File: flow/run.sh
#!/bin/bash
# the make line also repeats each setting of config.mk as NAME=value (left out here)
make -C /OpenROAD-flow-scripts/flow DESIGN_CONFIG=/design/flow/config.mk WORK_HOME=/design/flow/orfs CLKGATE_MAP_FILE= finish
File: flow/config.mk
export PLATFORM = sky130hd
export DESIGN_NAME = top
export DESIGN_NICKNAME = top
export VERILOG_FILES = /design/flow/design.v
export SDC_FILE = /design/flow/constraint.sdc
export NUM_CORES = 4
export LEC_CHECK = 0
export CAP_MARGIN = 5
export CORE_MARGIN = 9
export CORE_UTILIZATION = 70
export CTS_CLUSTER_DIAMETER = 278
export CTS_CLUSTER_SIZE = 90
export MAX_ROUTING_LAYER = met4
export PLACE_DENSITY_LB_ADDON = 0.15
export SLEW_MARGIN = 40
export TNS_END_PERCENT = 80
File: flow/constraint.sdc
create_clock -name core_clock -period 16.1 [get_ports {clk}]
set_input_delay 3.2200 -clock core_clock [delete_from_list [all_inputs] [get_ports {clk}]]
set_output_delay 3.2200 -clock core_clock [all_outputs]
set_load 0.01 [all_outputs]
File: flow/design.v
module divider(
    input logic [15:0]  dividend,
    output logic [15:0] quotient,
    output logic [15:0] remainder
);
    localparam logic[15:0] MAGIC = 16'h000047AF;
    logic [31:0]           temp;
    logic [31:0]           q;
    logic [15:0]           diff, t;
    assign temp = MAGIC * dividend[14:0];
    assign q = temp[31:16];
    assign diff = (dividend[14:0] - q) >> 1;
    assign t = diff + q;
    assign quotient = t >> 6;
    assign remainder[14:0] = dividend[14:0] - ((quotient << 6) + (quotient << 5) + (quotient << 2));
    assign remainder[15] = dividend[15];
endmodule
module input_circuit(
    input logic clk,
    input logic rst_n,
    input logic init_i,
    input logic stop_i,
    input logic [15:0] data_i,
    input logic valid_1,
    output logic ready_1,
    output logic [15:0] data_o,
    output logic valid_2,
    input  logic ready_2,
    output logic[15:0] total_num_turns_o
);
    logic[15:0] skid_buffer;
    logic       skid_buffer_empty;
    logic       r_init;
    logic       t1_done, t2_done;
    assign t1_done = ready_1 && valid_1;
    assign t2_done = ready_2 && valid_2;
    always_ff @(posedge clk) begin
        if(!rst_n) begin
            ready_1 <= 0;
        end
        else begin
            if(r_init)
              ready_1 <= !t1_done;
            else begin
                if(!stop_i) begin
                    if(skid_buffer_empty) begin
                        if((!valid_2) || t2_done)
                          ready_1 <= 1;
                        else ready_1 <= 0;
                    end else ready_1 <= 0;
                end
                else
                    ready_1 <= 0;
            end
        end
    end
    always_ff @(posedge clk) begin
        if(!rst_n) begin
            valid_2 <= 0;
        end
        else begin
            if(r_init)
              valid_2 <= 0;
            else begin
                if(t2_done) begin
                    if(skid_buffer_empty) begin
                        if(t1_done) begin
                            data_o <= data_i;
                            valid_2 <= 1;
                        end
                        else begin
                            valid_2 <= 0;
                        end
                    end
                    else begin
                        data_o <= skid_buffer;
                        valid_2 <= 1;
                    end
                end
                else if(!valid_2) begin
                    if(t1_done) begin
                        data_o <= data_i;
                        valid_2 <= 1;
                    end
                end
            end
        end
    end
    always_ff @(posedge clk) begin
        if(!rst_n) begin
            r_init <= 0;
            skid_buffer_empty <= 1;
        end
        else begin
            if(r_init) begin
                if(t1_done) begin
                    r_init <= 0;
                    total_num_turns_o <= data_i;
                end
            end
            else begin
                if(init_i)
                    r_init <= 1;
                if(t1_done && valid_2 && !t2_done) begin
                    skid_buffer <= data_i;
                    skid_buffer_empty <= 0;
                end
                else if(!t1_done && t2_done && !skid_buffer_empty) begin
                    skid_buffer_empty <= 1;
                end
            end
        end
    end
endmodule
module dial_solver(
        input logic [15:0] val,
        input logic        valid_i,
        input logic        clk,
        input logic        rst_n,
        input logic [15:0] full_turns,
        output logic       ready,
        output logic       valid,
        output logic [31:0] password
);
    logic signed[31:0] dial;
    logic signed[31:0] old_dial;
    logic [15:0] rval;
    typedef enum logic {
        LEFT = 0,
        RIGHT = 1
    } turn_t;
    typedef enum logic[2:0]{
        IDLE,
        READY,
        CHECK_TURN,
        R_END,
        L_END
    }state_t;
    logic turn;
    state_t state;
    assign turn = rval[15];
    always_ff @(posedge clk) begin
        if(!rst_n) begin
            ready <= 0;
            password <= 0;
            dial <= 50;
            state <= IDLE;
        end
        else begin
            unique case(state)
                IDLE: begin
                    ready <= 1;
                    state <= READY;
                end
                READY: begin
                    if(valid_i) begin
                      old_dial <= dial;
                      password <= password + full_turns;
                      rval <= val;
                      state <= CHECK_TURN;
                      ready <= 0;
                    end
                end
                CHECK_TURN: begin
                    if(turn == RIGHT) begin
                      dial <= dial + rval[14:0];
                      state <= R_END;
                    end
                    else begin
                      dial <= dial - rval[14:0];
                      state <= L_END;
                    end
                end
                R_END: begin
                    if(dial > 99) begin
                        dial <= dial - 100;
                        password <= password + 1;
                    end
                    state <= READY;
                    ready <= 1;
                end
                L_END: begin
                    if(dial < 0) begin
                      dial <= dial + 100;
                    end
                    if((dial < 0 || dial == 0) && old_dial != 0)
                        password <= password + 1;
                    state <= READY;
                    ready <= 1;
                end
            endcase
        end
    end
endmodule
module top(input logic [15:0]  data_i,
           input logic         valid_i,
           input logic         clk,
           input logic         rst_n,
           output logic        ready_o,
           output logic valid_o,
           output logic [31:0] password_o);
    logic [15:0] dividend;
    logic [15:0] quotient;
    logic [15:0] remainder;
    logic        init;
    logic        stop;
    logic [31:0] turns;
    logic        ready1;
    logic        valid2, ready2;
    logic        valid3;
    logic [15:0] cnt;
    logic [15:0] total_num_turns;
    typedef enum logic[2:0] {
        IDLE,
        CHECK_TOTAL_CNT,
        ACTIVE,
        WAIT1,
        WAIT2,
        DONE
    }state_t;
    state_t state;
    always_ff @(posedge clk) begin
        if(!rst_n) begin
            state <= IDLE;
            valid_o <= 0;
            init <= 1;
            stop <= 1;
            cnt <= 0;
        end
        else begin
            unique case(state)
                IDLE: begin
                    if(valid_i && ready_o) begin
                        init <= 0;
                        state <= CHECK_TOTAL_CNT;
                    end
                end
                CHECK_TOTAL_CNT: begin
                    if(cnt == total_num_turns) begin
                        state <= DONE;
                    end
                    else begin
                        state <= ACTIVE;
                        stop <= 0;
                        init <= 0;
                    end
                end
                ACTIVE:begin
                    if(ready_o && valid_i) begin
                        cnt <= cnt + 1;
                        if(cnt + 1 == total_num_turns) begin
                            state <= WAIT1;
                            stop <= 1;
                        end
                    end
                end
                WAIT1: begin
                    state <= WAIT2;
                end
                WAIT2: begin
                    if(ready2 && !valid2) begin
                        valid_o <= 1;
                        state <= DONE;
                    end
                end
                DONE:begin
                    valid_o <= 0;
                    stop <= 1;
                    init <= 1;
                    state <= IDLE;
                end
            endcase
        end
    end
    input_circuit ic (
        .clk (clk),
        .rst_n (rst_n),
        .data_i (data_i),
        .valid_1 (valid_i),
        .ready_1 (ready_o),
        .data_o (dividend),
        .valid_2 (valid2),
        .ready_2 (ready2),
        .total_num_turns_o (total_num_turns),
        .init_i (init),
        .stop_i (stop));
    divider d(.dividend (dividend),
              .quotient (quotient),
              .remainder (remainder));
    dial_solver ds(.val (remainder),
                  .valid_i (valid2),
                  .clk (clk),
                  .rst_n (rst_n),
                  .ready (ready2),
                  .valid (valid_3),
                  .password (password_o),
                  .full_turns (quotient));
endmodule
==> results of run 1 <==
==> final cells by class <==
cell class / instances / area share (%)
Sequential cell: 195 / 24.8
Inverter: 191 / 3.65
Clock inverter: 15 / 0.956
Clock buffer: 17 / 2.17
Multi-Input combinational cell: 1572 / 63.0
Timing Repair Buffer: 69 / 3.36
Tap cell: 330 / 2.10
==> metal layers <==
layer / global-route usage, % / vias to the layer above / wire (um)
met5: - / - / 0
met4: 9.42 / 0 / 1130
met3: 3.48 / 92 / 2020
met2: 47.7 / 425 / 21700
met1: 35.9 / 7174 / 19100
li1: - / 7198 / -
==> stage by stage <==
step | hold slack, ns | cell area, um2
final | 0.454 | 19600
after global routing | 0.484 | 19600
after CTS | 0.462 | 19600
after detailed placement | 0.442 | 19000
after global placement | 0.422 | 19000
after floorplan | 0.413 | 18200
==> flow_metrics.tcl, run 1 <==
# flow metrics
set metrics [dict create \
    finalClockPeriodUsage_pct 85.8 \
    yosys.area.top_type "edfxtp_1" \
    cts.clk_slew.worst_paths_ns 0.08 \
    worst-path-buf-inv 6 \
    die_y_um 179 \
    ys_cells 2014 \
    num-fill-cells 1746 \
    syn-instance-count 2014 \
    grt-ovfl-total 0 \
    fin_util_pct 77.5 \
    postRouteAntennaNets 0 \
    synth.distinct_cells 96 \
    grt_pass1_vias 14822 \
    syn2layout_area_growth_pct 8.16 \
    antenna_found_initial 0 \
    setup_violations 0 \
    grt_max_degree 75 \
    yosysWarnings 4 \
    syn_area_per_cell_um2 9.01 \
    worstHoldStart "state[5]" \
    synthFlopType "dfxtp_1" \
    r2r_end "ds.rval[14]" \
    rows 58 \
    dp.cells 2355 \
    drt-initial-drc-count 1296 \
    gp_congestion 0.969 \
    wl_um 43900 \
    finalSetupTns_ns 0 \
    async_flop_share_pct 0 \
    start_kind "register" \
    relSlewSlack_pct 42.5 \
    ctsHoldBuffers 0 \
    die_area_um2 32100 \
    synth.cellmix.compoundShare_pct 17.1 \
    synth.logic.top_family "adder cells" \
    ys_ff 195 \
    layout_min_cycle_time_ns 13.82 \
    clock_latency_ns 0.45 \
    ys_area_um2 18200 \
    finalNetCount 2375 \
    synthXorXnorAreaFrac_pct 9.21 \
    final_hold_viol_count 0 \
    cts-root-buf "clkbuf_16" \
    fp_util_pct 71.7 \
    dp_slack_ns 2.47 \
    top_cells_by_area "edfxtp_1, ha_1, dfxtp_1" \
    worstSetupPathType "register to register" \
    top_cell "ha_1" \
    cts_max_path_buffers 2 \
    cts.sinks 195 \
    edf_count 96 \
    synth-simple-area-share_pct 15.7 \
    r2r_cells 49 \
    firstDrtPassIters 5 \
    clock-skew-final_ns 0.0162 \
    htreeDepth 4 \
    cpLargestDelayFamily "adder cells" \
    worstPathRequired_ns 16.28 \
    io_buffers 52 \
    hold_path_class "register to register" \
    slowest_delay_ns 0.69 \
    drc 0 \
    synthDominantCellAreaShare_pct 15.9 \
    crit_start "ic.data_o[4]" \
    maxSlewViolCount 0 \
    route.antenna.diode_count 0 \
    drv_cap 0 \
    whs_path_depth 2 \
    io_pins 53 \
    cts_buffers 17 \
    common_cells "ha_1, nor2_1, inv_1" \
    logic_area_um2 12400 \
    instances_no_fill 2389 \
    rsz0062_at_grt "no" \
    cp_max_fo 12 \
    fin_ws_ns 2.28 \
    crit_top_cell "fa_1" \
    cts_tree "done" \
    synth.area.mux_share_pct 0.476 \
    ctsResizeCount 0 \
    synth_nets 2343 \
    core-area_um2 25300 \
    worst_ep_arrival_time_ns 14.00 \
    outcome "finished clean" \
    hold_end "state[1]" \
    warnings 33 \
    regArea_um2 4860 \
    end_kind "register" \
    die_w_um 179 \
    synth_adder_area_share_pct 25.5 \
    avgRoutedWirePerCell_um 18.4 \
    track_usage_pct 28.7 \
    num_vias 14889 \
    fmax_ghz 0.0724 \
    r2r_start "ic.data_o[4]" \
    viasPerCell 6.23 \
    place_hpwl_um 34200 \
    worst-path-stages 49 \
    crit_path_top_delay_cell "edfxtp_1" \
    post_cts.repair.setup_buffers 0 \
    endpoint "ds.rval[14]" \
    syn_area_um2 18200 \
    rrSetupSlack_ns 2.28 \
    worstMarginPinSlew_ns 0.862 \
    grt_pass1_wl_um 72500 \
    ys_seq_share_pct 26.8 \
]
==> run 2, diff against run 1 <==
- ABC_AREA: unset -> 1
- CAP_MARGIN: 5 -> 25
- CELL_PAD_IN_SITES_DETAIL_PLACEMENT: unset -> 1
- CELL_PAD_IN_SITES_GLOBAL_PLACEMENT: unset -> 0
- CORE_ASPECT_RATIO: unset -> 0.58
- CORE_MARGIN: 9 -> 4
- CORE_UTILIZATION: 70 -> 28
- CTS_CLUSTER_DIAMETER: 278 -> unset
- CTS_CLUSTER_SIZE: 90 -> 80
- MAX_ROUTING_LAYER: met4 -> unset
- PLACE_DENSITY_LB_ADDON: 0.15 -> 0.26
- SETUP_SLACK_MARGIN: unset -> -0.53
- SLEW_MARGIN: 40 -> 20
- TNS_END_PERCENT: 80 -> 90
- clock period: 16.1 -> 12.9 ns (I/O delays scaled with it)
==> flow_metrics.tcl, run 2 <==
# flow metrics
set metrics [dict create \
    outcome "finished clean" \
    syn_area_um2 18900 \
    yosysWarnings 4 \
    warnings 33 \
    crit_path_top_delay_cell "fa_1" \
    cts.clk_slew.worst_paths_ns 0.10 \
    cts-root-buf "clkbuf_16" \
    dp.cells 3420 \
    gp_congestion 0.925 \
    cts_max_path_buffers 2 \
    clock-skew-final_ns 0.0305 \
    setup_violations 0 \
    finalSetupTns_ns 0 \
    num_vias 17169 \
    syn-instance-count 2497 \
    drv_cap 0 \
    cpLargestDelayFamily "adder cells" \
    cp_max_fo 9 \
    endpoint "ds.password[30]" \
    top_cell "nand2_1" \
    crit_start "ic.data_o[4]" \
    synth_nets 2826 \
    relSlewSlack_pct 39.8 \
    viasPerCell 4.97 \
    core-area_um2 66800 \
    synth.cellmix.compoundShare_pct 12.8 \
    worstMarginPinSlew_ns 0.894 \
    track_usage_pct 17.6 \
    grt_max_degree 63 \
    fin_util_pct 31.8 \
    worstHoldStart "state[0]" \
    grt-ovfl-total 0 \
    edf_count 96 \
    synthXorXnorAreaFrac_pct 4.78 \
    clock_latency_ns 0.48 \
    layout_min_cycle_time_ns 12.01 \
    io_pins 53 \
    top_cells_by_area "edfxtp_1, ha_1, dfxtp_1" \
    htreeDepth 4 \
    worst-path-stages 60 \
    whs_path_depth 2 \
    synth.distinct_cells 58 \
    synth-simple-area-share_pct 23.3 \
    syn_area_per_cell_um2 7.57 \
    worst-path-buf-inv 10 \
    ys_seq_share_pct 25.7 \
    synthFlopType "dfxtp_1" \
    syn2layout_area_growth_pct 12.1 \
    synth.area.mux_share_pct 0 \
    dpl-instance-area_um2 20600 \
    r2r_end "ds.password[30]" \
    route.antenna.diode_count 0 \
    avgRoutedWirePerCell_um 18.4 \
    fp_util_pct 28.3 \
    hold_path_class "register to register" \
    ys_cells 2497 \
    ys_area_um2 18900 \
    fin_ws_ns 0.890 \
    ys_ff 195 \
    fmax_ghz 0.0833 \
    hold_end "state[3]" \
    firstDrtPassIters 5 \
    grt_pass1_wl_um 99700 \
    whs_ns 0.453 \
    worst_ep_arrival_time_ns 12.41 \
    synthDominantCellAreaShare_pct 15.2 \
    r2r_cells 60 \
    cts.sinks 195 \
    die_area_um2 71900 \
    grt_pass1_vias 17570 \
    async_flop_share_pct 0 \
    start_kind "register" \
    die_w_um 349 \
    rrSetupSlack_ns 0.89 \
    dp_slack_ns 1.05 \
    worstPathRequired_ns 13.30 \
    synth_adder_area_share_pct 24.1 \
    yosys.area.top_type "edfxtp_1" \
    synth.logic.top_family "adder cells" \
    end_kind "register" \
    drt-initial-drc-count 1241 \
    worstSetupPathType "register to register" \
    drc 0 \
    final_cell_area_um2 21200 \
    slowest_delay_ns 0.60 \
    finalNetCount 2881 \
    io_buffers 52 \
    antenna_found_initial 1 \
    ctsResizeCount 0 \
    die_y_um 206 \
    r2r_start "ic.data_o[4]" \
    maxSlewViolCount 0 \
    cts_buffers 17 \
    cts_tree "done" \
    crit_top_cell "nand2_1" \
    post_cts.repair.setup_buffers 0 \
    ctsHoldBuffers 0 \
    instances_no_fill 3453 \
    common_cells "nand2_1, inv_1, ha_1" \
    final_hold_viol_count 0 \
    place_hpwl_um 52500 \
    postRouteAntennaNets 0 \
    rows 72 \
    wl_um 63700 \
    finalClockPeriodUsage_pct 93.1 \
]
[run 2: cell type report]
class                      count  area (um2)
multi-input combinational   1834       12300
tap                          888        1110
clock inverter                15         220
inverter                     433        1630
timing repair buffer          71         656
clock buffer                  17         425
sequential                   195        4860
fill                        8172       45500
[run 2: per-layer routing]
metal / vias up / global-route usage, % / part of all wire [%]
li1: 8332 / - / -
met1: 8443 / 27.5 / 53
met2: 369 / 24.9 / 39
met3: 25 / 3.97 / 6.9
met4: 0 / 2.23 / 0.73
met5: - / 0 / 0
==> run 3, diff against run 2 <==
- CAP_MARGIN: 25 -> 20
- CELL_PAD_IN_SITES_DETAIL_PLACEMENT: 1 -> unset
- CELL_PAD_IN_SITES_GLOBAL_PLACEMENT: 0 -> unset
- CORE_ASPECT_RATIO: 0.58 -> unset
- CORE_MARGIN: 4 -> 2
- CORE_UTILIZATION: 28 -> 69
- CTS_CLUSTER_SIZE: 80 -> 95
- PLACE_DENSITY: unset -> 0.6
- PLACE_DENSITY_LB_ADDON: 0.26 -> unset
- SETUP_SLACK_MARGIN: -0.53 -> unset
- TNS_END_PERCENT: 90 -> unset
- clock period: 12.9 -> 9.12 ns (I/O delays scaled with it)
==> flow_metrics.tcl, run 3 <==
# flow metrics
set metrics [dict create \
    synthXorXnorAreaFrac_pct 4.78 \
    grt-ovfl-total 0 \
    relSlewSlack_pct 22.9 \
    so_faults "negative setup slack" \
    cpLargestDelayFamily "adder cells" \
    synth_adder_area_share_pct 24.1 \
    syn2layout_area_growth_pct 30.5 \
    end_kind "register" \
    cts_tree "done" \
    crit_top_cell "nand2_1" \
    drv_cap 0 \
    final_hold_viol_count 0 \
    outcome "finished with violations" \
    endpoint "ds.rval[14]" \
    warnings 38 \
    synth.cellmix.compoundShare_pct 12.8 \
    hold_end "ic.r_init" \
    drc 0 \
    ys_area_um2 18900 \
    rsz0062_at_grt "yes" \
    rrSetupSlack_ns -2.79 \
    ys_ff 195 \
    cts_buffers 17 \
    common_cells "nand2_1, inv_1, ha_1" \
    drt-initial-drc-count 4579 \
    postRouteAntennaNets 0 \
    synthFlopType "dfxtp_1" \
    layout_min_cycle_time_ns 11.91 \
    avgRoutedWirePerCell_um 24.8 \
    maxSlewViolCount 0 \
    start_kind "register" \
    r2r_start "ic.data_o[3]" \
    antenna_found_initial 11 \
    wl_um 81500 \
    yosys.area.top_type "edfxtp_1" \
    synth.logic.top_family "adder cells" \
    yosysWarnings 4 \
    finalNetCount 3253 \
    edf_count 96 \
    grt_pass1_vias 20148 \
    synth.distinct_cells 58 \
    hold_path_class "register to register" \
    io_pins 53 \
    die_y_um 170 \
    grt_pass1_wl_um 99500 \
    rows 60 \
    viasPerCell 6.83 \
    fmax_ghz 0.0839 \
    crit_path_top_delay_cell "fa_1" \
    fp_util_pct 70.2 \
    track_usage_pct 43.4 \
    cp_max_fo 4 \
    syn-instance-count 2497 \
    clock_latency_ns 0.47 \
    setup_violations 43 \
    final_cell_area_um2 24700 \
    worst-path-buf-inv 16 \
    place_hpwl_um 42500 \
    gp_congestion 0.961 \
    r2r_end "ds.rval[14]" \
    worstPathRequired_ns 9.34 \
    worst-path-stages 59 \
    dpl-instance-area_um2 22200 \
    worstMarginPinSlew_ns 1.16 \
    syn_area_per_cell_um2 7.57 \
    cts.sinks 195 \
    synth_nets 2826 \
    fin_ws_ns -2.79 \
    worstHoldStart "init" \
    htreeDepth 4 \
    ys_cells 2497 \
    crit_start "ic.data_o[3]" \
    clock-skew-final_ns 0.0190 \
    die_w_um 170 \
    synthDominantCellAreaShare_pct 15.2 \
    slowest_delay_ns 0.72 \
    top_cell "nand2_1" \
    die_area_um2 28800 \
    whs_path_depth 2 \
    cts.clk_slew.worst_paths_ns 0.09 \
    fin_util_pct 91.6 \
    worstSetupPathType "register to register" \
    io_buffers 52 \
    cts-root-buf "clkbuf_16" \
    synth.area.mux_share_pct 0 \
    grt_max_degree 61 \
    ctsHoldBuffers 0 \
    ys_seq_share_pct 25.7 \
    firstDrtPassIters 17 \
    finalClockPeriodUsage_pct 131 \
    top_cells_by_area "edfxtp_1, ha_1, dfxtp_1" \
    core-area_um2 27000 \
    num_vias 22429 \
    r2r_cells 59 \
    worst_ep_arrival_time_ns 12.14 \
    async_flop_share_pct 0 \
    synth-simple-area-share_pct 23.3 \
    syn_area_um2 18900 \
    cts_max_path_buffers 2 \
]
## run 3: through the flow
step	TNS, ns	hold WS [ns]	setup slack (ns)	std cells
2_1_floorplan	-0.772	0.412	-0.549	2497
3_3_place_gp	-8.94	0.426	-0.739	3165
3_5_place_dp	-20.94	0.436	-1.24	3165
4_1_cts	-14.17	0.449	-0.956	3253
5_1_grt	-78.30	0.471	-2.95	3283
6_report	-68.53	0.449	-2.79	3284
## run 3: area by class of cell
cell class / instances / area, um2
timing repair buffer: 443 / 3600
tap: 341 / 427
inverter: 433 / 1630
fill: 1038 / 2270
multi-input combinational: 1834 / 13500
clock buffer: 17 / 425
antenna: 6 / 15.0
sequential: 195 / 4860
clock inverter: 15 / 204
## run 3: timing repair
action | 4_1_cts | 5_1_grt
gates resized | 119 | 182
buffers inserted | 60 | 42
pin swaps | 57 | 107
setup endpoints to repair | 34 | 39
## run 3: metal layers
metal | GRT usage [%] | part of all wire (%) | vias to the layer above
met3 | 8.70 | 15 | 984
met1 | 52.5 | 31 | 9986
met4 | 22.5 | 11 | 20
li1 | - | - | 9106
met2 | 73.6 | 41 | 2333
met5 | 0 | 0.59 | -
==> run 4, diff against run 3 <==
- ABC_AREA: 1 -> unset
- CAP_MARGIN: 20 -> 15
- CORE_ASPECT_RATIO: unset -> 0.54
- CORE_UTILIZATION: 69 -> 46
- CTS_CLUSTER_SIZE: 95 -> unset
- GPL_ROUTABILITY_DRIVEN: unset -> 0
- GPL_TIMING_DRIVEN: unset -> 0
- PLACE_DENSITY: 0.6 -> unset
- clock period: 9.12 -> 13.0 ns (I/O delays scaled with it)
==> flow_metrics.tcl, run 4 <==
# flow metrics
set metrics [dict create \
    layout_min_cycle_time_ns 12.45 \
    top_cell "ha_1" \
    grt-ovfl-total 0 \
    crit_path_top_delay_cell "fa_2" \
    async_flop_share_pct 0 \
    yosysWarnings 4 \
    clock-skew-final_ns 0.0138 \
    start_kind "register" \
    rrSetupSlack_ns 0.55 \
    ys_ff 195 \
    drv_cap 0 \
    synth.area.mux_share_pct 0.476 \
    hold_end "state[1]" \
    ctsHoldBuffers 0 \
    final_cell_area_um2 20600 \
    synthXorXnorAreaFrac_pct 9.21 \
    fp_util_pct 46.6 \
    wl_um 52900 \
    syn2layout_area_growth_pct 13.8 \
    avgRoutedWirePerCell_um 19.8 \
    cp_max_fo 10 \
    finalClockPeriodUsage_pct 95.8 \
    grt_pass1_vias 14129 \
    top_cells_by_area "edfxtp_1, ha_1, dfxtp_1" \
    worst_ep_arrival_time_ns 12.64 \
    r2r_cells 48 \
    worstSetupPathType "register to register" \
    firstDrtPassIters 5 \
    worst-path-buf-inv 7 \
    dpl-instance-area_um2 19400 \
    end_kind "register" \
    place_hpwl_um 41400 \
    cts_max_path_buffers 2 \
    core-area_um2 38900 \
    warnings 33 \
    syn_area_per_cell_um2 9.01 \
    synthDominantCellAreaShare_pct 15.9 \
    worstPathRequired_ns 13.19 \
    wl_met3_um 4880 \
    cts_tree "done" \
    clock_latency_ns 0.45 \
    worstMarginPinSlew_ns 0.993 \
    die_area_um2 41100 \
    final_hold_viol_count 0 \
    endpoint "ds.rval[14]" \
    syn-instance-count 2014 \
    cts.sinks 195 \
    hold_path_class "register to register" \
    ys_cells 2014 \
    finalNetCount 2462 \
    whs_path_depth 2 \
    grt_max_degree 34 \
    relSlewSlack_pct 33.2 \
    ys_seq_share_pct 26.8 \
    maxSlewViolCount 0 \
    common_cells "ha_1, nor2_1, inv_1" \
    r2r_start "ic.data_o[5]" \
    wl_met1_um 28300 \
    cts_buffers 17 \
    synth.logic.top_family "adder cells" \
    crit_start "ic.data_o[5]" \
    outcome "finished clean" \
    cpLargestDelayFamily "adder cells" \
    drt-initial-drc-count 1425 \
    drc 0 \
    synthFlopType "dfxtp_1" \
    worstHoldStart "state[5]" \
    postRouteAntennaNets 0 \
    io_buffers 52 \
    ys_area_um2 18200 \
    setup_violations 0 \
    synth_nets 2343 \
    worst-path-stages 48 \
    crit_top_cell "fa_1" \
    antenna_found_initial 3 \
    track_usage_pct 26.0 \
    num_vias 15239 \
    syn_area_um2 18200 \
    edf_count 96 \
    whs_ns 0.464 \
    synth.distinct_cells 96 \
    die_w_um 274 \
    fmax_ghz 0.0803 \
    die_y_um 150 \
    r2r_end "ds.rval[14]" \
    io_pins 53 \
    synth_adder_area_share_pct 25.5 \
    met2_length_um 19400 \
    cts.clk_slew.worst_paths_ns 0.08 \
    htreeDepth 4 \
    grt_pass1_wl_um 81500 \
    cts-root-buf "clkbuf_16" \
    viasPerCell 5.71 \
    routed.top_layer "met4" \
    rows 53 \
    yosys.area.top_type "edfxtp_1" \
    synth.cellmix.compoundShare_pct 17.1 \
    synth-simple-area-share_pct 15.7 \
    slowest_delay_ns 0.63 \
]
run 4: through the flow:
stage	worst slack (ns)	util, %	TNS (ns)	std cells
floorplan	0.499	-	0	2014
global placement	-1.66	49.6	-19.85	2588
detailed placement	-1.87	49.8	-26.53	2592
CTS	0.00541	51.9	0	2638
global route	-0.0730	53.0	-0.0730	2670
finish	0.551	53.0	0	2670
run 4: repair_timing:
| item | 4_1_cts | 5_1_grt |
|---|---|---|
| buffers inserted | 14 | 30 |
| endpoints found under the setup margin | 34 | 20 |
| endpoints found under the hold margin | 0 | 0 |
| pin swaps | 4 | 20 |
| resized | 17 | 40 |
| cloned | 0 | 0 |
run 4: cell type report:
type                       count  area [um2]
fill                        3543       18300
clock buffer                  18         450
clock inverter                14         181
multi-input combinational   1572       12600
sequential                   195        4860
tap                          522         653
inverter                     191         728
antenna                        2        5.00
buffer                        56         250
timing repair buffer         100         907
run 4: layer usage:
| metal | GRT usage, % | up-vias |
|---|---|---|
| li1 | - | 7362 |
| met2 | 32.8 | 548 |
| met1 | 43.0 | 7303 |
| met4 | 3.29 | 0 |
| met5 | 0 | - |
| met3 | 7.09 | 26 |
==> run 5, diff against run 4 <==
- ABC_AREA: unset -> 1
- CAP_MARGIN: 15 -> 35
- CORE_ASPECT_RATIO: 0.54 -> unset
- CORE_UTILIZATION: 46 -> 72
- CTS_CLUSTER_SIZE: unset -> 78
- GPL_ROUTABILITY_DRIVEN: 0 -> unset
- GPL_TIMING_DRIVEN: 0 -> unset
- clock period: 13.0 -> 9.1 ns (I/O delays scaled with it)
==> flow_metrics.tcl, run 5 <==
# flow metrics
set metrics [dict create \
    yosys.area.top_type "edfxtp_1" \
    synthXorXnorAreaFrac_pct 4.78 \
    ys_seq_share_pct 25.7 \
    synth.cellmix.compoundShare_pct 12.8 \
    dpl-instance-area_um2 22200 \
    synth.area.mux_share_pct 0 \
    synth_nets 2826 \
    cts.sinks 195 \
    ys_cells 2497 \
    ys_area_um2 18900 \
    io_buffers 52 \
    cts-root-buf "clkbuf_16" \
    core-area_um2 25900 \
    synth_adder_area_share_pct 24.1 \
    fp_util_pct 73.0 \
    cts_max_path_buffers 2 \
    io_pins 53 \
    place_hpwl_um 44500 \
    die_y_um 166 \
    gp_congestion 1.02 \
    common_cells "nand2_1, inv_1, ha_1" \
    top_cells_by_area "edfxtp_1, ha_1, dfxtp_1" \
    ys_ff 195 \
    syn-instance-count 2497 \
    outcome "did not finish" \
    die_area_um2 27600 \
    synthFlopType "dfxtp_1" \
    syn_area_per_cell_um2 7.57 \
    grt-ovfl-total 810 \
    edf_count 96 \
    error "[ERROR GRT-0232] Routing congestion too high. Check the congestion heatmap in the GUI." \
    synth.logic.top_family "adder cells" \
    synth.distinct_cells 58 \
    htreeDepth 4 \
    synthDominantCellAreaShare_pct 15.2 \
    yosysWarnings 4 \
    async_flop_share_pct 0 \
    cts_buffers 17 \
    top_cell "nand2_1" \
    dp_slack_ns -1.26 \
    die_w_um 166 \
    lastStage "global routing" \
    rows 59 \
    track_usage_pct 89.4 \
    syn_area_um2 18900 \
    synth-simple-area-share_pct 23.3 \
]
==> run 5: what timing repair did <==
item	4_1_cts
gates resized	148
hold buffers	0
setup endpoints to repair	32
pin swaps	90
setup buffers	61
==> run 5: per-stage QoR <==
stage	std cells	util [%]
floorplan	2497	-
global placement	3154	85.6
CTS	3245	91.7
detailed placement	3156	85.7
==> run 5: layer usage <==
metal  global-route usage [%]  GRT overflow
met5                     44.9             1
met4                     98.1           264
met3                     73.5            10
met2                      107           518
met1                     85.3            17
==> run 6, diff against run 5 <==
- ABC_AREA: 1 -> unset
- CAP_MARGIN: 35 -> 15
- CELL_PAD_IN_SITES_GLOBAL_PLACEMENT: unset -> 2
- CORE_ASPECT_RATIO: unset -> 0.54
- CORE_MARGIN: 2 -> 4
- CORE_UTILIZATION: 72 -> 46
- CTS_CLUSTER_DIAMETER: unset -> 279
- CTS_CLUSTER_SIZE: 78 -> 99
- GPL_ROUTABILITY_DRIVEN: unset -> 1
- GPL_TIMING_DRIVEN: unset -> 0
- MAX_ROUTING_LAYER: unset -> met4
- MIN_ROUTING_LAYER: unset -> met1
- clock period: 9.1 -> 13.0 ns (I/O delays scaled with it)
==> flow_metrics.tcl, run 6 <==
# flow metrics
set metrics [dict create \
    worstSetupPathType "register to register" \
    synthDominantCellAreaShare_pct 15.9 \
    die_y_um 154 \
    postRouteAntennaNets 0 \
    cts-root-buf "clkbuf_16" \
    dp_slack_ns -1.96 \
    top_cell "ha_1" \
    ys_seq_share_pct 26.8 \
    finalClockPeriodUsage_pct 96.1 \
    worstMarginPinSlew_ns 1.07 \
    worst-path-stages 50 \
    drt-initial-drc-count 1349 \
    die_w_um 278 \
    cts.sinks 195 \
    maxSlewViolCount 0 \
    synthXorXnorAreaFrac_pct 9.21 \
    whs_path_depth 0 \
    io_pins 53 \
    warnings 35 \
    synth.area.mux_share_pct 0.476 \
    setup_violations 0 \
    end_kind "register" \
    syn_area_um2 18200 \
    num-fill-cells 3606 \
    syn-instance-count 2014 \
    regArea_um2 4860 \
    gp_congestion 0.921 \
    crit_start "ic.data_o[6]" \
    num_vias 15181 \
    finalSetupTns_ns 0 \
    grt-ovfl-total 0 \
    drv_cap 0 \
    common_cells "ha_1, nor2_1, inv_1" \
    drc 0 \
    antenna_found_initial 3 \
    fp_util_pct 46.6 \
    final_hold_viol_count 0 \
    cts_tree "done" \
    worst_ep_arrival_time_ns 12.67 \
    core-area_um2 38900 \
    ctsHoldBuffers 0 \
    synth.distinct_cells 96 \
    edf_count 96 \
    r2r_start "ic.data_o[6]" \
    cts_buffers 17 \
    synth-simple-area-share_pct 15.7 \
    fin_ws_ns 0.512 \
    synth.cellmix.compoundShare_pct 17.1 \
    rrSetupSlack_ns 0.51 \
    cts.clk_slew.worst_paths_ns 0.08 \
    synth_nets 2343 \
    worstPathRequired_ns 13.18 \
    synthFlopType "dfxtp_1" \
    grt_pass1_wl_um 86100 \
    layout_min_cycle_time_ns 12.49 \
    start_kind "register" \
    cts_max_path_buffers 2 \
    clock-skew-final_ns 0.0164 \
    syn2layout_area_growth_pct 14.0 \
    io_buffers 52 \
    place_hpwl_um 45200 \
    viasPerCell 5.67 \
    grt_pass1_vias 14047 \
    htreeDepth 4 \
    ys_area_um2 18200 \
    fmax_ghz 0.0801 \
    rows 53 \
    r2r_end "ds.rval[14]" \
    worstHoldStart "ic.data_o[15]" \
    synth_adder_area_share_pct 25.5 \
    die_area_um2 42900 \
    worst-path-buf-inv 6 \
    clock_latency_ns 0.45 \
    finalNetCount 2468 \
    firstDrtPassIters 5 \
    cp_max_fo 5 \
    hold_path_class "register to register" \
    slowest_delay_ns 0.67 \
    endpoint "ds.rval[14]" \
    crit_path_top_delay_cell "fa_2" \
    syn_area_per_cell_um2 9.01 \
    top_cells_by_area "edfxtp_1, ha_1, dfxtp_1" \
    avgRoutedWirePerCell_um 21.2 \
    cpLargestDelayFamily "adder cells" \
    yosysWarnings 4 \
    hold_end "ds.rval[15]" \
    relSlewSlack_pct 28.7 \
    async_flop_share_pct 0 \
    track_usage_pct 27.0 \
    ys_cells 2014 \
    grt_max_degree 28 \
    yosys.area.top_type "edfxtp_1" \
    ys_ff 195 \
    outcome "finished clean" \
    wl_um 56700 \
    r2r_cells 50 \
    synth.logic.top_family "adder cells" \
    logic_area_um2 12600 \
]
-- run 6: layout make-up --
type	instances	share of cell area [%]
Inverter	191	3.52
Timing Repair Buffer	106	4.69
Clock buffer	18	2.07
Antenna cell	5	0.0605
Sequential cell	195	23.5
Multi-Input combinational cell	1572	61.0
Clock inverter	14	0.786
Tap cell	522	3.16
Buffer	56	1.19
-- run 6: routing by layer --
layer	GRT usage, %	part of all wire, %	up-vias	wire [um]
met4	3.35	0.51	0	291
met1	45.9	57	7291	32100
met2	29.7	33	470	18600
met5	-	0	-	0
met3	8.35	10	19	5700
li1	-	-	7401	-
-- run 6: stage by stage --
step | hold WS [ns] | instances | util, % | instance area, um2
global route | 0.462 | 2677 | 53.2 | 20700
global placement | 0.422 | 2588 | 49.6 | 19300
CTS | 0.453 | 2644 | 52.0 | 20200
detailed placement | 0.435 | 2594 | 49.9 | 19400
floorplan | 0.413 | 2014 | - | 18200
finish | 0.453 | 2679 | 53.2 | 20700
-- run 6: timing repair --
action,4_1_cts,5_1_grt
buffers inserted,18,30
endpoints found under the setup margin,34,13
gates resized,18,44
pin swaps,5,20
==> run 7, diff against run 6 <==
- CAP_MARGIN: 15 -> 20
- CELL_PAD_IN_SITES_GLOBAL_PLACEMENT: 2 -> unset
- CORE_ASPECT_RATIO: 0.54 -> unset
- CORE_MARGIN: 4 -> 2
- CORE_UTILIZATION: 46 -> 58
- CTS_CLUSTER_DIAMETER: 279 -> unset
- CTS_CLUSTER_SIZE: 99 -> unset
- GPL_ROUTABILITY_DRIVEN: 1 -> unset
- GPL_TIMING_DRIVEN: 0 -> unset
- MAX_ROUTING_LAYER: met4 -> unset
- MIN_ROUTING_LAYER: met1 -> unset
- clock period: 13.0 -> 6.85 ns (I/O delays scaled with it)
==> flow_metrics.tcl, run 7 <==
# flow metrics
set metrics [dict create \
    clock_latency_ns 0.47 \
    syn_area_um2 18200 \
    worstPathRequired_ns 7.06 \
    r2r_cells 52 \
    top_cell "ha_1" \
    edf_count 96 \
    grt_pass1_wl_um 78700 \
    postRouteAntennaNets 0 \
    firstDrtPassIters 5 \
    yosys.area.top_type "edfxtp_1" \
    fin_ws_ns -4.74 \
    synthDominantCellAreaShare_pct 15.9 \
    synth.cellmix.compoundShare_pct 17.1 \
    instances_no_fill 2774 \
    async_flop_share_pct 0 \
    fp_util_pct 59.2 \
    track_usage_pct 29.5 \
    route.antenna.diode_count 0 \
    synthXorXnorAreaFrac_pct 9.21 \
    cp_max_fo 5 \
    rrSetupSlack_ns -4.74 \
    yosysWarnings 4 \
    r2r_end "ds.rval[14]" \
    cts_tree "done" \
    synth-simple-area-share_pct 15.7 \
    worstSetupPathType "register to register" \
    regArea_um2 4860 \
    ys_area_um2 18200 \
    top_cells_by_area "edfxtp_1, ha_1, dfxtp_1" \
    finalNetCount 2694 \
    core-area_um2 30700 \
    ys_seq_share_pct 26.8 \
    grt_max_degree 55 \
    end_kind "register" \
    synth.distinct_cells 96 \
    cpLargestDelayFamily "adder cells" \
    num_vias 15838 \
    antenna_found_initial 1 \
    so_faults "negative setup slack" \
    synth_adder_area_share_pct 25.5 \
    whs_path_depth 2 \
    common_cells "ha_1, nor2_1, inv_1" \
    cts-root-buf "clkbuf_16" \
    synth.area.mux_share_pct 0.476 \
    outcome "finished with violations" \
    finalClockPeriodUsage_pct 169 \
    worstMarginPinSlew_ns 0.820 \
    io_pins 53 \
    grt-ovfl-total 0 \
    crit_start "ic.data_o[3]" \
    r2r_start "ic.data_o[3]" \
    maxSlewViolCount 0 \
    cts_max_path_buffers 2 \
    final_hold_viol_count 0 \
    worst_ep_arrival_time_ns 11.80 \
    ctsHoldBuffers 0 \
    cts.clk_slew.worst_paths_ns 0.08 \
    ys_ff 195 \
    crit_path_top_delay_cell "edfxtp_1" \
    ys_cells 2014 \
    clock-skew-final_ns 0.0188 \
    dp_slack_ns -4.78 \
    die_area_um2 32700 \
    drv_cap 0 \
    wl_um 47900 \
    dp.cells 2706 \
    synthFlopType "dfxtp_1" \
    syn-instance-count 2014 \
    worst-path-stages 52 \
    htreeDepth 4 \
    cts.sinks 195 \
    die_w_um 181 \
    grt_pass1_vias 15809 \
    syn2layout_area_growth_pct 25.2 \
    worst-path-buf-inv 7 \
    drt-initial-drc-count 710 \
    rows 64 \
    gp_congestion 0.893 \
    rsz0062_at_grt "yes" \
    hold_path_class "register to register" \
    io_buffers 52 \
    relSlewSlack_pct 45.2 \
    die_y_um 181 \
    fmax_ghz 0.0863 \
    syn_area_per_cell_um2 9.01 \
    num-fill-cells 2307 \
    synth.logic.top_family "adder cells" \
    place_hpwl_um 36900 \
    layout_min_cycle_time_ns 11.59 \
    logic_area_um2 12900 \
    worstHoldStart "state[5]" \
    cts_buffers 17 \
    synth_nets 2343 \
    crit_top_cell "ha_1" \
    setup_violations 45 \
    slowest_delay_ns 0.53 \
    hold_end "state[1]" \
    finalSetupTns_ns -169.35 \
    start_kind "register" \
    endpoint "ds.rval[14]" \
    avgRoutedWirePerCell_um 17.3 \
    drc 0 \
    warnings 38 \
    viasPerCell 5.71 \
]
[run 7: area by class of cell]
type	count	share of cell area, %
timing repair buffer	388	13.6
clock inverter	14	0.793
sequential	195	21.4
multi-input combinational	1572	56.9
clock buffer	18	1.89
inverter	191	3.18
tap	396	2.18
[run 7: layer usage]
layer  vias up  wire [um]  global-route usage, %
met5         -          0                      0
met4         0        891                   8.65
li1       7830          -                      -
met1      7644      21600                   38.9
met2       299      23900                   51.1
met3        65       1490                   3.18
[run 7: stage by stage]
step	utilization [%]	hold slack, ns	instance area, um2
after CTS	72.5	0.460	22200
after global routing	74.1	0.492	22700
after global placement	69.7	0.427	21400
after floorplan	-	0.413	18400
after detailed placement	69.8	0.431	21400
final	74.1	0.451	22700
[run 7: timing repair]
action                                  in CTS  in global routing
setup buffers                               21                 22
gates resized                               22                 78
pin swaps                                   41                 66
endpoints found under the setup margin      45                 45
==> run 8, diff against run 7 <==
- ABC_AREA: unset -> 1
- CORE_UTILIZATION: 58 -> 72
- CTS_CLUSTER_DIAMETER: unset -> 272
- CTS_CLUSTER_SIZE: unset -> 78
- clock period: 6.85 -> 9.25 ns (I/O delays scaled with it)
==> flow_metrics.tcl, run 8 <==
# flow metrics
set metrics [dict create \
    fp_util_pct 73.0 \
    grt-ovfl-total 345 \
    synth.logic.top_family "adder cells" \
    io_pins 53 \
    synth_adder_area_share_pct 24.1 \
    cts.sinks 195 \
    cts-root-buf "clkbuf_16" \
    top_cell "nand2_1" \
    outcome "did not finish" \
    syn_area_per_cell_um2 7.57 \
    track_usage_pct 86.2 \
    yosys.area.top_type "edfxtp_1" \
    ys_seq_share_pct 25.7 \
    top_cells_by_area "edfxtp_1, ha_1, dfxtp_1" \
    die_y_um 166 \
    ctsHoldBuffers 0 \
    die_area_um2 27600 \
    syn-instance-count 2497 \
    die_w_um 166 \
    yosysWarnings 4 \
    synth-simple-area-share_pct 23.3 \
    io_buffers 52 \
    dpl-instance-area_um2 22100 \
    ys_area_um2 18900 \
    synth.area.mux_share_pct 0 \
    cts_buffers 17 \
    syn_area_um2 18900 \
    gp_congestion 1.01 \
    core-area_um2 25900 \
    ys_ff 195 \
    async_flop_share_pct 0 \
    synth_nets 2826 \
    common_cells "nand2_1, inv_1, ha_1" \
    synthFlopType "dfxtp_1" \
    lastStage "global routing" \
    synth.distinct_cells 58 \
    synthDominantCellAreaShare_pct 15.2 \
    htreeDepth 4 \
    error "[ERROR GRT-0232] Routing congestion too high. Check the congestion heatmap in the GUI." \
    place_hpwl_um 45800 \
    rows 59 \
    ys_cells 2497 \
    edf_count 96 \
    synthXorXnorAreaFrac_pct 4.78 \
    synth.cellmix.compoundShare_pct 12.8 \
    cts_max_path_buffers 2 \
]
-- run 8: per-stage QoR --
step           hold WS [ns]  setup slack, ns  utilization, %  instances
2_1_floorplan         0.412           -0.419               -       2497
3_3_place_gp          0.427           -0.543            85.2       3143
3_5_place_dp          0.443            -1.06            85.2       3143
4_1_cts               0.474           -0.719            90.6       3220
-- run 8: per-layer routing --
metal / track usage [%] / GRT overflow
met5: 44.9 / 1
met2: 100 / 207
met4: 89.7 / 124
met1: 84.0 / 3
met3: 74.6 / 10
-- run 8: timing repair --
action / in CTS
pin swaps: 80
gates cloned: 0
endpoints found under the setup margin: 30
resized: 114
buffers inserted: 51
==> run 9, diff against run 8 <==
- CTS_CLUSTER_DIAMETER: 272 -> 278
- CTS_CLUSTER_SIZE: 78 -> 37
- MAX_ROUTING_LAYER: unset -> met4
- PLACE_DENSITY_LB_ADDON: unset -> 0.28
- SLEW_MARGIN: 20 -> 40
- TNS_END_PERCENT: unset -> 75
- clock period: 9.25 -> 9.49 ns (I/O delays scaled with it)
==> flow_metrics.tcl, run 9 <==
# flow metrics
set metrics [dict create \
    yosysWarnings 4 \
    synthFlopType "dfxtp_1" \
    ctsHoldBuffers 0 \
    error "[ERROR GRT-0232] Routing congestion too high. Check the congestion heatmap in the GUI." \
    cts.sinks 195 \
    synth.area.mux_share_pct 0 \
    gp_congestion 0.985 \
    ys_seq_share_pct 25.7 \
    top_cells_by_area "edfxtp_1, ha_1, dfxtp_1" \
    grt-ovfl-total 79 \
    ys_area_um2 18900 \
    synth.cellmix.compoundShare_pct 12.8 \
    synth-simple-area-share_pct 23.3 \
    io_buffers 52 \
    htreeDepth 4 \
    synth.logic.top_family "adder cells" \
    cts_buffers 17 \
    synth_adder_area_share_pct 24.1 \
    syn-instance-count 2497 \
    synth_nets 2826 \
    fp_util_pct 73.0 \
    syn_area_per_cell_um2 7.57 \
    outcome "did not finish" \
    lastStage "global routing" \
    edf_count 96 \
    core-area_um2 25900 \
    top_cell "nand2_1" \
    rows 59 \
    place_hpwl_um 42700 \
    dp.cells 3122 \
    ys_ff 195 \
    die_y_um 166 \
    syn_area_um2 18900 \
    cts-root-buf "clkbuf_16" \
    cts_max_path_buffers 2 \
    die_w_um 166 \
    synthXorXnorAreaFrac_pct 4.78 \
    yosys.area.top_type "edfxtp_1" \
    synth.distinct_cells 58 \
    common_cells "nand2_1, inv_1, ha_1" \
    track_usage_pct 75.8 \
    synthDominantCellAreaShare_pct 15.2 \
    ys_cells 2497 \
    async_flop_share_pct 0 \
    io_pins 53 \
    die_area_um2 27600 \
    dp_slack_ns -0.813 \
]
[run 9: through the flow]
stage	hold slack (ns)	setup TNS [ns]	cell area (um2)
floorplan	0.412	-0.179	19000
global placement	0.434	-2.41	21900
detailed placement	0.442	-9.46	21900
CTS	0.461	-3.41	23500
[run 9: metal layers]
metal  overflow  track usage [%]
met1          3             75.1
met2         47             93.3
met3          1             53.6
met4         28             75.9
met5          -                -
[run 9: timing repair]
item	CTS
setup buffers	55
gates resized	148
endpoints found under the setup margin	23
pin swaps	84
==> run 10, diff against run 9 <==
- CAP_MARGIN: 20 -> 35
- CTS_CLUSTER_DIAMETER: 278 -> unset
- CTS_CLUSTER_SIZE: 37 -> 72
- MAX_ROUTING_LAYER: met4 -> unset
- PLACE_DENSITY_LB_ADDON: 0.28 -> unset
- SLEW_MARGIN: 40 -> 20
- TNS_END_PERCENT: 75 -> unset
- clock period: 9.49 -> 9.19 ns (I/O delays scaled with it)
==> flow_metrics.tcl, run 10 <==
# flow metrics
set metrics [dict create \
    ctsHoldBuffers 0 \
    top_cell "nand2_1" \
    dpl-instance-area_um2 22200 \
    syn-instance-count 2497 \
    place_hpwl_um 44600 \
    cts_max_path_buffers 2 \
    cts_buffers 17 \
    synth.logic.top_family "adder cells" \
    synthFlopType "dfxtp_1" \
    error "[ERROR GRT-0232] Routing congestion too high. Check the congestion heatmap in the GUI." \
    die_area_um2 27600 \
    grt-ovfl-total 486 \
    synth.cellmix.compoundShare_pct 12.8 \
    io_pins 53 \
    top_cells_by_area "edfxtp_1, ha_1, dfxtp_1" \
    ys_seq_share_pct 25.7 \
    ys_area_um2 18900 \
    ys_cells 2497 \
    gp_congestion 1.02 \
    die_w_um 166 \
    htreeDepth 4 \
    track_usage_pct 87.4 \
    die_y_um 166 \
    io_buffers 52 \
    synth_nets 2826 \
    synth_adder_area_share_pct 24.1 \
    syn_area_per_cell_um2 7.57 \
    synthXorXnorAreaFrac_pct 4.78 \
    yosysWarnings 4 \
    synthDominantCellAreaShare_pct 15.2 \
    common_cells "nand2_1, inv_1, ha_1" \
    cts.sinks 195 \
    synth-simple-area-share_pct 23.3 \
    outcome "did not finish" \
    yosys.area.top_type "edfxtp_1" \
    dp_slack_ns -1.06 \
    core-area_um2 25900 \
    lastStage "global routing" \
    synth.distinct_cells 58 \
    ys_ff 195 \
    dp.cells 3156 \
    cts-root-buf "clkbuf_16" \
    edf_count 96 \
    rows 59 \
    async_flop_share_pct 0 \
    fp_util_pct 73.0 \
    syn_area_um2 18900 \
    synth.area.mux_share_pct 0 \
]
[run 10: through the flow]
step	hold slack (ns)
4_1_cts	0.448
3_5_place_dp	0.448
3_3_place_gp	0.421
2_1_floorplan	0.412
[run 10: metal layers]
| layer | GRT overflow | GRT usage (%) |
|---|---|---|
| met4 | 159 | 90.1 |
| met2 | 306 | 102 |
| met3 | 12 | 74.1 |
| met5 | 1 | 53.7 |
| met1 | 8 | 85.6 |
[run 10: what timing repair did]
item	4_1_cts
resized	91
buffers inserted	74
hold endpoints to repair	0
endpoints found under the setup margin	30
pin swaps	62
==> run 11, diff against run 10 <==
- CAP_MARGIN: 35 -> 20
- CTS_CLUSTER_DIAMETER: unset -> 110
- CTS_CLUSTER_SIZE: 72 -> 37
- MAX_ROUTING_LAYER: unset -> met5
- PLACE_DENSITY_LB_ADDON: unset -> 0.28
- SETUP_SLACK_MARGIN: unset -> 2.94
- SLEW_MARGIN: 20 -> 5
- TNS_END_PERCENT: unset -> 75
- clock period: 9.19 -> 11.5 ns (I/O delays scaled with it)
==> flow_metrics.tcl, run 11 <==
# flow metrics
set metrics [dict create \
    logic_area_um2 13400 \
    worst-path-stages 56 \
    crit_start "ic.data_o[14]" \
    wl_um 72900 \
    num_vias 20886 \
    syn_area_per_cell_um2 7.57 \
    cts-root-buf "clkbuf_16" \
    die_w_um 166 \
    route.antenna.diode_count 0 \
    r2r_end "ds.rval[14]" \
    postRouteAntennaNets 0 \
    synth-simple-area-share_pct 23.3 \
    worstHoldStart "state[5]" \
    dp_slack_ns 0.785 \
    ys_ff 195 \
    firstDrtPassIters 17 \
    grt_max_degree 63 \
    gp_congestion 1.02 \
    fp_util_pct 73.0 \
    ys_cells 2497 \
    grt_pass1_wl_um 94500 \
    io_buffers 52 \
    htreeDepth 4 \
    setup_violations 1 \
    hold_path_class "register to register" \
    track_usage_pct 42.3 \
    endpoint "ds.rval[14]" \
    yosysWarnings 4 \
    outcome "finished with violations" \
    viasPerCell 6.87 \
    crit_top_cell "nand2_1" \
    avgRoutedWirePerCell_um 24.0 \
    cts_tree "done" \
    final_cell_area_um2 22700 \
    rrSetupSlack_ns -0.25 \
    die_area_um2 27600 \
    syn-instance-count 2497 \
    slowest_delay_ns 0.79 \
    whs_path_depth 2 \
    die_y_um 166 \
    grt_pass1_vias 19022 \
    dpl-instance-area_um2 20000 \
    so_faults "negative setup slack" \
    io_pins 53 \
    drv_cap 0 \
    num-fill-cells 1283 \
    synth.cellmix.compoundShare_pct 12.8 \
    fin_util_pct 87.7 \
    clock_latency_ns 0.47 \
    rsz0062_at_grt "yes" \
    cts_buffers 17 \
    worstPathRequired_ns 11.71 \
    worstSetupPathType "register to register" \
    synthDominantCellAreaShare_pct 15.2 \
    r2r_start "ic.data_o[14]" \
    drc 0 \
    top_cells_by_area "edfxtp_1, ha_1, dfxtp_1" \
    ys_area_um2 18900 \
    yosys.area.top_type "edfxtp_1" \
    synth_nets 2826 \
    worstMarginPinSlew_ns 1.16 \
    common_cells "nand2_1, inv_1, ha_1" \
    syn2layout_area_growth_pct 20.2 \
    synth.logic.top_family "adder cells" \
    cpLargestDelayFamily "adder cells" \
    maxSlewViolCount 0 \
    finalNetCount 3020 \
    end_kind "register" \
    clock-skew-final_ns 0.0253 \
    synthXorXnorAreaFrac_pct 4.78 \
    finalClockPeriodUsage_pct 102 \
    cp_max_fo 10 \
    synth.area.mux_share_pct 0 \
    grt-ovfl-total 0 \
    async_flop_share_pct 0 \
    worst-path-buf-inv 10 \
    top_cell "nand2_1" \
    crit_path_top_delay_cell "fa_1" \
    r2r_cells 56 \
    ys_seq_share_pct 25.7 \
    antenna_found_initial 3 \
    final_hold_viol_count 0 \
    hold_end "state[1]" \
    rows 59 \
    warnings 36 \
    worst_ep_arrival_time_ns 11.96 \
    place_hpwl_um 39600 \
    cts_max_path_buffers 2 \
    finalSetupTns_ns -0.247 \
    synth_adder_area_share_pct 24.1 \
    synthFlopType "dfxtp_1" \
    cts.sinks 195 \
    start_kind "register" \
    regArea_um2 4860 \
    syn_area_um2 18900 \
    layout_min_cycle_time_ns 11.75 \
    core-area_um2 25900 \
    drt-initial-drc-count 3691 \
    cts.clk_slew.worst_paths_ns 0.09 \
    edf_count 96 \
    fin_ws_ns -0.247 \
    synth.distinct_cells 58 \
    fmax_ghz 0.0851 \
    relSlewSlack_pct 22.4 \
]
run 11: final cells by class:
| cell class | count | area share [%] |
|---|---|---|
| tap | 335 | 1.84 |
| inverter | 433 | 7.22 |
| timing repair buffer | 210 | 8.00 |
| multi-input combinational | 1834 | 58.9 |
| clock buffer | 18 | 1.93 |
| clock inverter | 14 | 0.727 |
| sequential | 195 | 21.4 |
run 11: timing repair:
item	4_1_cts	5_1_grt
pin swaps	70	73
endpoints found under the setup margin	42	41
hold buffers	0	0
endpoints found under the hold margin	0	0
setup buffers	91	53
gates resized	113	144
run 11: layer usage:
| metal | GRT usage [%] | routed length, um | part of all wire, % |
|---|---|---|---|
| met1 | 51.8 | 23500 | 32 |
| met2 | 72.4 | 31500 | 43 |
| met3 | 7.82 | 10800 | 15 |
| met4 | 20.0 | 7110 | 9.8 |
| met5 | 0 | 34 | 0.047 |
run 11: metrics by stage:
stage                     instances  hold slack, ns
final                          3039           0.472
after detailed placement       2863           0.431
after floorplan                2497           0.412
after CTS                      2986           0.458
after global placement         2863           0.431
after global routing           3039           0.488
==> run 12, diff against run 11 <==
- CAP_MARGIN: 20 -> 0
- CORE_UTILIZATION: 72 -> 54
- CTS_CLUSTER_DIAMETER: 110 -> 278
- CTS_CLUSTER_SIZE: 37 -> 96
- PLACE_DENSITY_LB_ADDON: 0.28 -> 0.29
- SETUP_SLACK_MARGIN: 2.94 -> unset
- SLEW_MARGIN: 5 -> 10
- clock period: 11.5 -> 8.22 ns (I/O delays scaled with it)
==> flow_metrics.tcl, run 12 <==
# flow metrics
set metrics [dict create \
    outcome "finished with violations" \
    so_faults "negative setup slack" \
    rsz0062_at_grt "yes" \
    worst-path-buf-inv 13 \
    place_hpwl_um 40700 \
    grt_max_degree 63 \
    track_usage_pct 29.6 \
    final_hold_viol_count 0 \
    grtUsageMet2_pct 52.0 \
    postRouteAntennaNets 0 \
    rrSetupSlack_ns -2.27 \
    io_buffers 52 \
    grt.met3_usage_pct 3.07 \
    grt_pass1_vias 18317 \
    cts.sinks 195 \
    crit_top_cell "nand2_1" \
    grt-ovfl-total 0 \
    syn-instance-count 2497 \
    avgRoutedWirePerCell_um 16.5 \
    finalClockPeriodUsage_pct 128 \
    grt_use_met1_pct 38.2 \
    synth.area.mux_share_pct 0 \
    finalSetupTns_ns -59.02 \
    worstHoldStart "state[0]" \
    die_area_um2 36500 \
    synth_nets 2826 \
    relSlewSlack_pct 25.3 \
    drv_cap 0 \
    synthFlopType "dfxtp_1" \
    whs_path_depth 2 \
    maxSlewViolCount 0 \
    r2r_cells 60 \
    hold_path_class "register to register" \
    drt-initial-drc-count 1459 \
    syn_area_per_cell_um2 7.57 \
    htreeDepth 4 \
    cts_max_path_buffers 2 \
    end_kind "register" \
    synth.cellmix.compoundShare_pct 12.8 \
    rows 68 \
    warnings 36 \
    fmax_ghz 0.0953 \
    crit_start "ic.data_o[3]" \
    finalNetCount 3246 \
    viasPerCell 5.55 \
    setup_violations 43 \
    cp_max_fo 4 \
    worst-path-stages 60 \
    antenna_found_initial 0 \
    r2r_end "ds.rval[14]" \
    crit_path_top_delay_cell "fa_1" \
    worstPathRequired_ns 8.43 \
    top_cell "nand2_1" \
    grt_pass1_wl_um 87500 \
    whs_ns 0.460 \
    io_pins 53 \
    wl_um 55900 \
    gp_congestion 0.923 \
    ys_area_um2 18900 \
    ys_seq_share_pct 25.7 \
    edf_count 96 \
    synth.logic.top_family "adder cells" \
    cts_buffers 17 \
    common_cells "nand2_1, inv_1, ha_1" \
    clock-skew-final_ns 0.0243 \
    route.antenna.diode_count 0 \
    top_cells_by_area "edfxtp_1, ha_1, dfxtp_1" \
    worstSetupPathType "register to register" \
    drc 0 \
    clock_latency_ns 0.47 \
    synth_adder_area_share_pct 24.1 \
    cpLargestDelayFamily "adder cells" \
    cts_tree "done" \
    die_y_um 191 \
    ys_ff 195 \
    synth.distinct_cells 58 \
    hold_end "state[3]" \
    endpoint "ds.rval[14]" \
    fp_util_pct 54.8 \
    ys_cells 2497 \
    cts.clk_slew.worst_paths_ns 0.08 \
    die_w_um 191 \
    num_vias 18783 \
    worstMarginPinSlew_ns 1.12 \
    cts-root-buf "clkbuf_16" \
    synth-simple-area-share_pct 23.3 \
    fin_ws_ns -2.27 \
    start_kind "register" \
    yosysWarnings 4 \
    synthXorXnorAreaFrac_pct 4.78 \
    firstDrtPassIters 6 \
    yosys.area.top_type "edfxtp_1" \
    layout_min_cycle_time_ns 10.49 \
    async_flop_share_pct 0 \
    worst_ep_arrival_time_ns 10.70 \
    r2r_start "ic.data_o[3]" \
    syn_area_um2 18900 \
    busiest_layer "met2" \
    slowest_delay_ns 0.54 \
    core-area_um2 34500 \
    synthDominantCellAreaShare_pct 15.2 \
    syn2layout_area_growth_pct 28.4 \
    ctsHoldBuffers 0 \
]
==> run 12: layout make-up <==
class / instances / area, um2
Fill cell: 2638 / 10300
Sequential cell: 195 / 4860
Timing Repair Buffer: 436 / 3490
Inverter: 433 / 1630
Clock inverter: 15 / 183
Tap cell: 455 / 569
Clock buffer: 17 / 425
Multi-Input combinational cell: 1834 / 13100
==> run 12: per-stage QoR <==
| stage | std cells | utilization (%) | instance area (um2) | setup slack, ns |
|---|---|---|---|---|
| 6_report | 3385 | 70.3 | 24300 | -2.27 |
| 5_1_grt | 3385 | 70.3 | 24300 | -2.75 |
| 4_1_cts | 3370 | 69.1 | 23900 | -1.67 |
| 3_5_place_dp | 3297 | 65.2 | 22500 | -1.92 |
| 3_3_place_gp | 3297 | 65.2 | 22500 | -1.70 |
| 2_1_floorplan | 2497 | - | 19100 | -1.45 |
==> run 12: what timing repair did <==
action                                  CTS  global route
cloned                                    0             0
pin swaps                                72            44
resized                                 100            72
setup buffers                            43            15
endpoints found under the setup margin   42            43
==> run 12: metal layers <==
layer | routed length (um) | part of all wire, %
met2 | 27200 | 49
met5 | 0 | 0
met3 | 3220 | 5.8
met4 | 2070 | 3.7
met1 | 23400 | 42
